v25:
==> flow/design.v (excerpt) <==
module matrix_mul(
    input wire clk,
    input wire reset,
    input wire start,
    input wire [8:0][7:0] matrix_a,
    input wire [8:0][7:0] matrix_b,
    output reg [8:0][15:0] result,
    output reg done
);
clock: 4.44 ns
lec_check: 0
cap_margin: 20
cell_pad_in_sites_global_placement: 0
core_aspect_ratio: 0.5
core_margin: 2
core_utilization: 58
gpl_timing_driven: 1
max_routing_layer: met5
place_density: 0.41
setup_slack_margin: -0.34
slew_margin: 20
tns_end_percent: 5
run.sh (not shown) runs the stock make flow with config.mk's settings and CLKGATE_MAP_FILE=.
v25 completed end to end; final checks failed (setup timing).
> inputs changed (v25 -> v20)
- setting MIN_ROUTING_LAYER to met2 for the first time
- changing GPL_TIMING_DRIVEN from 1 to 0
- setting PLACE_DENSITY_LB_ADDON to 0.28 for the first time
- removing TNS_END_PERCENT (formerly 5)
- changing SETUP_SLACK_MARGIN from -0.34 to 0.48
- setting HOLD_SLACK_MARGIN to 0.17 for the first time
- changing CORE_MARGIN from 2 to 7
- setting GPL_ROUTABILITY_DRIVEN to 0 for the first time
- changing CORE_UTILIZATION from 58 to 20
- removing PLACE_DENSITY (formerly 0.41)
- setting CELL_PAD_IN_SITES_DETAIL_PLACEMENT to 2 for the first time
- changing SLEW_MARGIN from 20 to 10
==> results <==
Any difference in footprint of the flip-flops and latches between v25 and v20 is small enough to ignore. Going from v25 to v20, final worst-path setup slack moved down; final critical delay including setup and external delays moved up; critical path required time moved down; number of nets in the synthesized netlist level; sum of routed wire length over all layers moved up. Re final setup violation count: v25 and v20 aren't equal, and the lower value belongs to v20. Count of non-CTS buffers in the layout: v20 < v25. v20: flow complete, layout not clean; failing: setup timing. Fraction of standard cell area that is sequential down 1.9 points in v20 wrt v25.

* * *

Setup of pepper:
Starting RTL as in the previous note.
// matrix_mul
module matrix_mul(
    input wire clk,
    input wire reset,
    input wire start,
    input wire [8:0][7:0] matrix_a,
    input wire [8:0][7:0] matrix_b,
    output reg [8:0][15:0] result,
    output reg done
);
export LEC_CHECK = 0
export CAP_MARGIN = 20
export CELL_PAD_IN_SITES_GLOBAL_PLACEMENT = 0
export CORE_ASPECT_RATIO = 0.86
export CORE_MARGIN = 2
export CORE_UTILIZATION = 61
export GPL_TIMING_DRIVEN = 1
export MAX_ROUTING_LAYER = met4
export SLEW_MARGIN = 20
export TNS_END_PERCENT = 5
create_clock -name core_clock -period 4.67 [get_ports {clk}]
Nothing crashed in pepper and all stages finished; the problem is that the final layout failed, the offending checks being setup timing.
Here is what was changed in the inputs of indigo compared with pepper.
Settings: a deleted MAX_ROUTING_LAYER that had been met4; a deleted GPL_TIMING_DRIVEN that had been 1; a change of CORE_UTILIZATION from 61 to 37; a deleted CORE_ASPECT_RATIO that had been 0.86; an added PLACE_DENSITY of 0.6; a deleted TNS_END_PERCENT that had been 5; a deleted CELL_PAD_IN_SITES_GLOBAL_PLACEMENT that had been 0; a change of the clock period (ns, I/O delays scaled along) from 4.67 to 7.91.
### Flow results
STATUS run=pepper STAGES=ALL_DONE FINAL_CHECKS=FAILED CAUSE=setup timing
indigo finished end to end and its layout was clean on timing, DRC and antenna.
Min depth of the critical timing path with buffers and inverters included across pepper and indigo: indigo
indigo vs. pepper: setup slack now larger; design area fell 7.5%.
In indigo, the global-route wire length before repair came out about 10% below the value in pepper.
The clock period minus worst slack in indigo was higher than what pepper gave.
Edits applied to the flow inputs when going from indigo to maple:
Settings: an added CTS_CLUSTER_DIAMETER of 180; an added TNS_END_PERCENT of 5; a change of CORE_UTILIZATION from 37 to 60; a change of the clock period (ns, I/O delays scaled along) from 7.91 to 4.39.
Notes after the runs:
- The flow for maple finished, though final verification flagged setup timing.
- Summary of maple over indigo: via count saw an increase, final cell utilization of the core saw an increase, placed cell area saw an increase.
- Setup WNS indigo -> maple: worse
- Relative to indigo, the overall track demand over capacity in global routing of maple is higher by 14 points.
Here is what was changed in the inputs of quartz compared with maple.
Settings: CTS_CLUSTER_DIAMETER no longer set, was 180; TNS_END_PERCENT no longer set, was 5; the clock period (ns, I/O delays scaled along) now 5.71, was 4.39.
--- outcome ---
Each of maple and quartz falls short of a clean finish.
Against maple, total length of routed wires in quartz fell slightly.
The length of routed met2 wiring number comes out higher for maple vs quartz.
Between maple and quartz, the layout filler cell count is lower for quartz.

* * *

Setup of run 1:
The RTL this note starts from:
==> flow/design.v <==
module matrix_mul(
    input wire clk,
    input wire reset,
    input wire start,
    input wire [8:0][7:0] matrix_a,
    input wire [8:0][7:0] matrix_b,
    output reg [8:0][15:0] result,
    output reg done
);
reg [3:0] state;
reg [3:0] i, j, k;
reg [15:0] sum;
localparam IDLE = 4'd0, MULTIPLY = 4'd1, DONE = 4'd2;
always @(posedge clk or posedge reset) begin
    if (reset) begin
        state <= IDLE;
        done <= 0;
        i <= 0;
        j <= 0;
        k <= 0;
        sum <= 0;
    end else begin
        case (state)
            IDLE: begin
                if (start) begin
                    state <= MULTIPLY;
                    i <= 0;
                    j <= 0;
                    k <= 0;
                    sum <= 0;
                    done <= 0;
                end
            end
            MULTIPLY: begin
                if (k == 3) begin
                    result[i*3 + j] <= sum;
                    sum <= 0;
                    k <= 0;
                    if (j == 2) begin
                        j <= 0;
                        if (i == 2) begin
                            state <= DONE;
                        end else begin
                            i <= i + 1;
                        end
                    end else begin
                        j <= j + 1;
                    end
                end else begin
                    sum <= sum + matrix_a[i*3 + k] * matrix_b[k*3 + j];
                    k <= k + 1;
                end
            end
            DONE: begin
                done <= 1;
                state <= IDLE;
            end
        endcase
    end
end
endmodule
export LEC_CHECK = 0
export ABC_AREA = 1
export CAP_MARGIN = 10
export CELL_PAD_IN_SITES_DETAIL_PLACEMENT = 1
export CORE_ASPECT_RATIO = 0.81
export CORE_MARGIN = 2
export CORE_UTILIZATION = 27
export CTS_CLUSTER_DIAMETER = 127
export CTS_CLUSTER_SIZE = 67
export GPL_ROUTABILITY_DRIVEN = 0
export GPL_TIMING_DRIVEN = 1
export HOLD_SLACK_MARGIN = 0.03
export PLACE_DENSITY = 0.6
export SLEW_MARGIN = 20
export TNS_END_PERCENT = 60
create_clock -name core_clock -period 5.05 [get_ports {clk}]
Run 1 ran in full, but the layout does not pass; the checks complain about negative setup slack.
For run 2, these inputs were changed with respect to run 1:
# run 1
export LEC_CHECK = 0
export ABC_AREA = 1
export CAP_MARGIN = 10
export CELL_PAD_IN_SITES_DETAIL_PLACEMENT = 1
export CORE_ASPECT_RATIO = 0.81
export CORE_MARGIN = 2
export CORE_UTILIZATION = 27
export CTS_CLUSTER_DIAMETER = 127
export CTS_CLUSTER_SIZE = 67
export GPL_ROUTABILITY_DRIVEN = 0
export GPL_TIMING_DRIVEN = 1
export HOLD_SLACK_MARGIN = 0.03
export PLACE_DENSITY = 0.6
export SLEW_MARGIN = 20
export TNS_END_PERCENT = 60
create_clock -name core_clock -period 5.05 [get_ports {clk}]
# run 2
export LEC_CHECK = 0
export ABC_AREA = 1
export CAP_MARGIN = 10
export CELL_PAD_IN_SITES_DETAIL_PLACEMENT = 2
export CORE_ASPECT_RATIO = 0.81
export CORE_MARGIN = 8
export CORE_UTILIZATION = 27
export CTS_CLUSTER_DIAMETER = 127
export CTS_CLUSTER_SIZE = 67
export GPL_TIMING_DRIVEN = 1
export HOLD_SLACK_MARGIN = 0.03
export PLACE_DENSITY = 0.6
export SLEW_MARGIN = 20
export TNS_END_PERCENT = 60
create_clock -name core_clock -period 5.05 [get_ports {clk}]
## What came out
- Completing all stages was not enough for run 1: its layout failed the final checks because of negative setup slack.
- Completing all stages was not enough for run 2: its layout failed the final checks because of negative setup slack.
- Comparing run 1 against run 2, there is no change at all in count of pins over their slew limit.
- The worst slew slack as a fraction of its limit in run 2 sits 16 points below the value recorded for run 1.
- From run 1 to run 2 the numbers moved as follows: tap cell count did not really move; final clock period utilization by the worst path went up.
Setup changes, run 2 to run 3
# run 2
export LEC_CHECK = 0
export ABC_AREA = 1
export CAP_MARGIN = 10
export CELL_PAD_IN_SITES_DETAIL_PLACEMENT = 2
export CORE_ASPECT_RATIO = 0.81
export CORE_MARGIN = 8
export CORE_UTILIZATION = 27
export CTS_CLUSTER_DIAMETER = 127
export CTS_CLUSTER_SIZE = 67
export GPL_TIMING_DRIVEN = 1
export HOLD_SLACK_MARGIN = 0.03
export PLACE_DENSITY = 0.6
export SLEW_MARGIN = 20
export TNS_END_PERCENT = 60
create_clock -name core_clock -period 5.05 [get_ports {clk}]
# run 3
export LEC_CHECK = 0
export CAP_MARGIN = 20
export CORE_MARGIN = 2
export CORE_UTILIZATION = 66
export CTS_CLUSTER_DIAMETER = 233
export SLEW_MARGIN = 20
create_clock -name core_clock -period 6.67 [get_ports {clk}]
Findings:
The flow ended early for run 3: it failed with a tool error in 5_1_grt. In the metrics for run 2 and run 3, the one carrying the higher area figure in the yosys stat output is run 2. Looking at core area across both flows, run 3 is the stronger of the two, with run 2 trailing. Run 2 has lower adder and majority cell fraction of the synthesized area than run 3. Comparing number of setup buffers added after CTS for run 2 and run 3, the bigger number came from run 2. Run 3 vs run 2: number of gates resized after cts down by more than half. Re placed cell count: run 2 and run 3 aren't equal, and the lower value belongs to run 3. Min synthesized-area fraction occupied by and/or/nand/nor cells across run 2 and run 3: run 3.
Here is what was changed in the inputs of run 4 compared with run 3.
# run 3
export LEC_CHECK = 0
export CAP_MARGIN = 20
export CORE_MARGIN = 2
export CORE_UTILIZATION = 66
export CTS_CLUSTER_DIAMETER = 233
export SLEW_MARGIN = 20
create_clock -name core_clock -period 6.67 [get_ports {clk}]
# run 4
export LEC_CHECK = 0
export CAP_MARGIN = 20
export CORE_MARGIN = 2
export CORE_UTILIZATION = 59
export CTS_CLUSTER_SIZE = 89
export SETUP_SLACK_MARGIN = 1.15
export SLEW_MARGIN = 20
export TNS_END_PERCENT = 5
create_clock -name core_clock -period 4.39 [get_ports {clk}]
Ran to the end and failed final checks on negative setup slack: run 4. FAIL run 3 @ 5_1_grt: tool exited with error. Diff run 4..run 3 | synthesized netlist cell count | unchanged. In the floorplan summary, run 4 is listed with a die area greater than that of run 3. Number of instances resized during post-cts repair: run 3 and run 4 compared, higher one is run 4.
